==> flow/design.v (excerpt) <==
module fmad_fp32
  (
   input         clk,
   input         reset,
   input         req,
   input [31:0]  x,
   input [31:0]  y,
   input [31:0]  z,
   output [31:0] rslt,
   output [4:0]  flag
   );
Size in the first run: about 7700 cells after synthesis, roughly 140 I/O pins.
clock: 10.3 ns
lec_check: 0
abc_area: 1
cap_margin: 15
core_margin: 2
core_utilization: 67
cts_cluster_diameter: 307
cts_cluster_size: 100
place_density: 0.35
setup_slack_margin: 2.4
slew_margin: 20
tns_end_percent: 10
run.sh (not shown) runs the stock make flow with config.mk's settings and CLKGATE_MAP_FILE=.
The baseline did not get past 5_1_grt (GRT-0116).
Then changed:
Settings changed: ABC_AREA 1 to unset, CAP_MARGIN 15 to 20, CORE_UTILIZATION 67 to 65, CTS_CLUSTER_DIAMETER 307 to unset, CTS_CLUSTER_SIZE 100 to unset, PLACE_DENSITY 0.35 to unset, SETUP_SLACK_MARGIN 2.4 to unset, TNS_END_PERCENT 10 to unset.
Clock period 10.3 ns to 13.6 ns, I/O delays scaled along.
The new run completed and failed the layout checks on setup timing.
Die area came out higher by about 4%.
Area after synthesis rose by 0.88%.
Synthesized cell count went down by 15%.


## run 1
fmad_fp32 again, from the RTL that the note above started with.
==> flow/design.v (excerpt) <==
module fmad_fp32
  (
   input         clk,
   input         reset,
   input         req,
   input [31:0]  x,
   input [31:0]  y,
   input [31:0]  z,
   output [31:0] rslt,
   output [4:0]  flag
   );
Settings: LEC_CHECK=0, ABC_AREA=1, CAP_MARGIN=15, CORE_ASPECT_RATIO=0.9, CORE_MARGIN=2, CORE_UTILIZATION=72, CTS_CLUSTER_DIAMETER=201, CTS_CLUSTER_SIZE=72, SETUP_SLACK_MARGIN=2.84, SLEW_MARGIN=20; clock period 10.7 ns.
Run 1: it failed with a tool error in global routing, so there are no final results.
## Diff of input files: run 2 against run 1
# run 1
export LEC_CHECK = 0
export ABC_AREA = 1
export CAP_MARGIN = 15
export CORE_ASPECT_RATIO = 0.9
export CORE_MARGIN = 2
export CORE_UTILIZATION = 72
export CTS_CLUSTER_DIAMETER = 201
export CTS_CLUSTER_SIZE = 72
export SETUP_SLACK_MARGIN = 2.84
export SLEW_MARGIN = 20
create_clock -name core_clock -period 10.7 [get_ports {clk}]
# run 2
export LEC_CHECK = 0
export CAP_MARGIN = 20
export CORE_MARGIN = 2
export CORE_UTILIZATION = 40
export SLEW_MARGIN = 20
create_clock -name core_clock -period 17.5 [get_ports {clk}]
Findings:
Run 2 went all the way through synthesis, placement and routing and the layout is clean on timing, DRC and antenna. Number of standard cells after synthesis on run 2 is down relative to run 1. Re post-synthesis async set-or-reset flop share: no difference whatsoever between run 2 and run 1. Against run 1, total cells reported by yosys after synthesis in run 2 fell by more than 10%. Sequential fraction of the synthesis area, run 2 and run 1: higher on run 1.
Inputs modified between run 2 and run 3:
# run 2
export LEC_CHECK = 0
export CAP_MARGIN = 20
export CORE_MARGIN = 2
export CORE_UTILIZATION = 40
export SLEW_MARGIN = 20
create_clock -name core_clock -period 17.5 [get_ports {clk}]
# run 3
export LEC_CHECK = 0
export CAP_MARGIN = 10
export CORE_MARGIN = 2
export CORE_UTILIZATION = 72
export CTS_CLUSTER_SIZE = 36
export SLEW_MARGIN = 20
create_clock -name core_clock -period 14.6 [get_ports {clk}]
Compared with run 2, run 3 shows worst hold slack higher by 6.3 ps. Minimum clock period after layout: run 3 vs run 2 down 890 ps. Comparing run 3 and run 2, the lower layout-stage area growth over the synthesis result was measured on run 2. Comparing run 3 and run 2, the higher design area was measured on run 3. STATUS run=run 3 STAGES=ALL_DONE FINAL_CHECKS=FAILED CAUSE=setup timing. Looking at worst-case setup slack after placement across both flows, run 3 is the weaker of the two, with run 2 ahead.
> inputs changed (run 3 -> run 4)
# run 3
export LEC_CHECK = 0
export CAP_MARGIN = 10
export CORE_MARGIN = 2
export CORE_UTILIZATION = 72
export CTS_CLUSTER_SIZE = 36
export SLEW_MARGIN = 20
create_clock -name core_clock -period 14.6 [get_ports {clk}]
# run 4
export LEC_CHECK = 0
export ABC_AREA = 1
export CAP_MARGIN = 20
export CORE_ASPECT_RATIO = 1.34
export CORE_MARGIN = 2
export CORE_UTILIZATION = 72
export CTS_CLUSTER_SIZE = 10
export SETUP_SLACK_MARGIN = 0.59
export SLEW_MARGIN = 20
create_clock -name core_clock -period 2.09 [get_ports {clk}]
Findings:
- Among run 3 and run 4, the run that stopped before the end is run 4, and it is the only one.
- Run 4 did not finish; a tool error ended it in detailed placement.
- Run 4: row count higher than run 3
- For run 3, the main kind of combinational logic by area was AND-OR/OR-AND gates, unlike run 4, where it was simple AND/OR/NAND/NOR gates.
- Run 3 → run 4: overall die area fell 620 µm²; share of synthesized cell area in and, or, nand and nor gates rose 4.4 points; synthesized chip area reported by yosys fell about 0.9%.
- Net count of the mapped netlist, run 3 and run 4: lower on run 3
- Per the comparison of run 4 with run 3, placer's final routability congestion estimate rose by 17%; post-synthesis instance total climbed 1174; area share of and-or/or-and cells after synthesis increased 2.1 points; synthesized area divided by synthesized cell count -1.3 µm²; number of synthesized flops with an enable pin roughly the same.


Setup of run A:
Starting RTL as in the previous note.
==> flow/config.mk <==
export PLATFORM = sky130hd
export DESIGN_NAME = fmad_fp32
export DESIGN_NICKNAME = fmad_fp32
export VERILOG_FILES = /design/flow/design.v
export SDC_FILE = /design/flow/constraint.sdc
export NUM_CORES = 4
export LEC_CHECK = 0
export ABC_AREA = 1
export CAP_MARGIN = 0
export CORE_ASPECT_RATIO = 0.63
export CORE_MARGIN = 2
export CORE_UTILIZATION = 72
export CTS_CLUSTER_DIAMETER = 261
export CTS_CLUSTER_SIZE = 21
export MAX_ROUTING_LAYER = met4
export PLACE_DENSITY_LB_ADDON = 0.19
export SETUP_SLACK_MARGIN = -0.78
export SLEW_MARGIN = 30
==> flow/constraint.sdc <==
create_clock -name core_clock -period 11.0 [get_ports {clk}]
set_input_delay 2.2000 -clock core_clock [delete_from_list [all_inputs] [get_ports {clk}]]
set_output_delay 2.2000 -clock core_clock [all_outputs]
set_load 0.01 [all_outputs]
No final results exist for run A, since it was stopped by error GRT-0232 during 5_1_grt.
The inputs of run B differ from those of run A as listed below.
Settings: clearing SETUP_SLACK_MARGIN, which used to be -0.78; clearing CTS_CLUSTER_SIZE, which used to be 21; swapping 2 for 9 in CORE_MARGIN; swapping 72 for 59 in CORE_UTILIZATION; swapping 11.0 for 15.1 in the clock period (ns, I/O delays scaled along).
Findings:
Run B: all stages complete, timing, DRC and antenna checks passed
Number of buffers created by CTS, run B vs run A: up by more than half
Run A → run B: count of instances resized after the clock tree is built decreased by 139 relative to the old numbers, area enclosed by the die boundary now sits higher, number of core rows has increased, H-tree level count went up 1.
#### Input delta (run C over run B)
Settings: SLEW_MARGIN changed from 30 to 20; MAX_ROUTING_LAYER removed (was met4); PLACE_DENSITY_LB_ADDON removed (was 0.19); CORE_MARGIN changed from 9 to 2; CTS_CLUSTER_DIAMETER removed (was 261); CORE_ASPECT_RATIO removed (was 0.63); CORE_UTILIZATION changed from 59 to 58; CAP_MARGIN changed from 0 to 20; ABC_AREA removed (was 1); the clock period (ns, I/O delays scaled along) changed from 15.1 to 9.35.
==> results <==
For the share of the clock period used by the worst path after layout, run C came in 81 points higher than run B did.
Run C: flow complete, layout not clean; failing: setup timing
Row count of buffers added by post-CTS timing repair for setup: run C higher / run B lower
For run D, these inputs were changed with respect to run C:
Settings: CORE_UTILIZATION now 72, was 58; CTS_CLUSTER_DIAMETER now 201, previously not set; SETUP_SLACK_MARGIN now -1.03, previously not set; CAP_MARGIN now 15, was 20; CTS_CLUSTER_SIZE now 72, previously not set; ABC_AREA now 1, previously not set; the clock period (ns, I/O delays scaled along) now 10.7, was 9.35.
==> results <==
Seen in the log of run D: GRT-0116 during 5_1_grt, after which the run never completed. | simple-gate portion of the synthesized area | higher: run D |. Row effective utilization at floorplan: run D higher / run C lower. Summary — maximum level of the CTS H-tree, run D relative to run C: lower, by 1. Run C -> run D: number of sinks driven by the clock tree delta 0, exact match. In the metrics for run D and run C, the one carrying the lower fraction of the mapped netlist area in compound gates is run C. In run D the area enclosed by the die boundary turned out 20% lower than in run C. Measured against run D, the synthesized area per cell of run C comes out at 1.19 times the reference value.
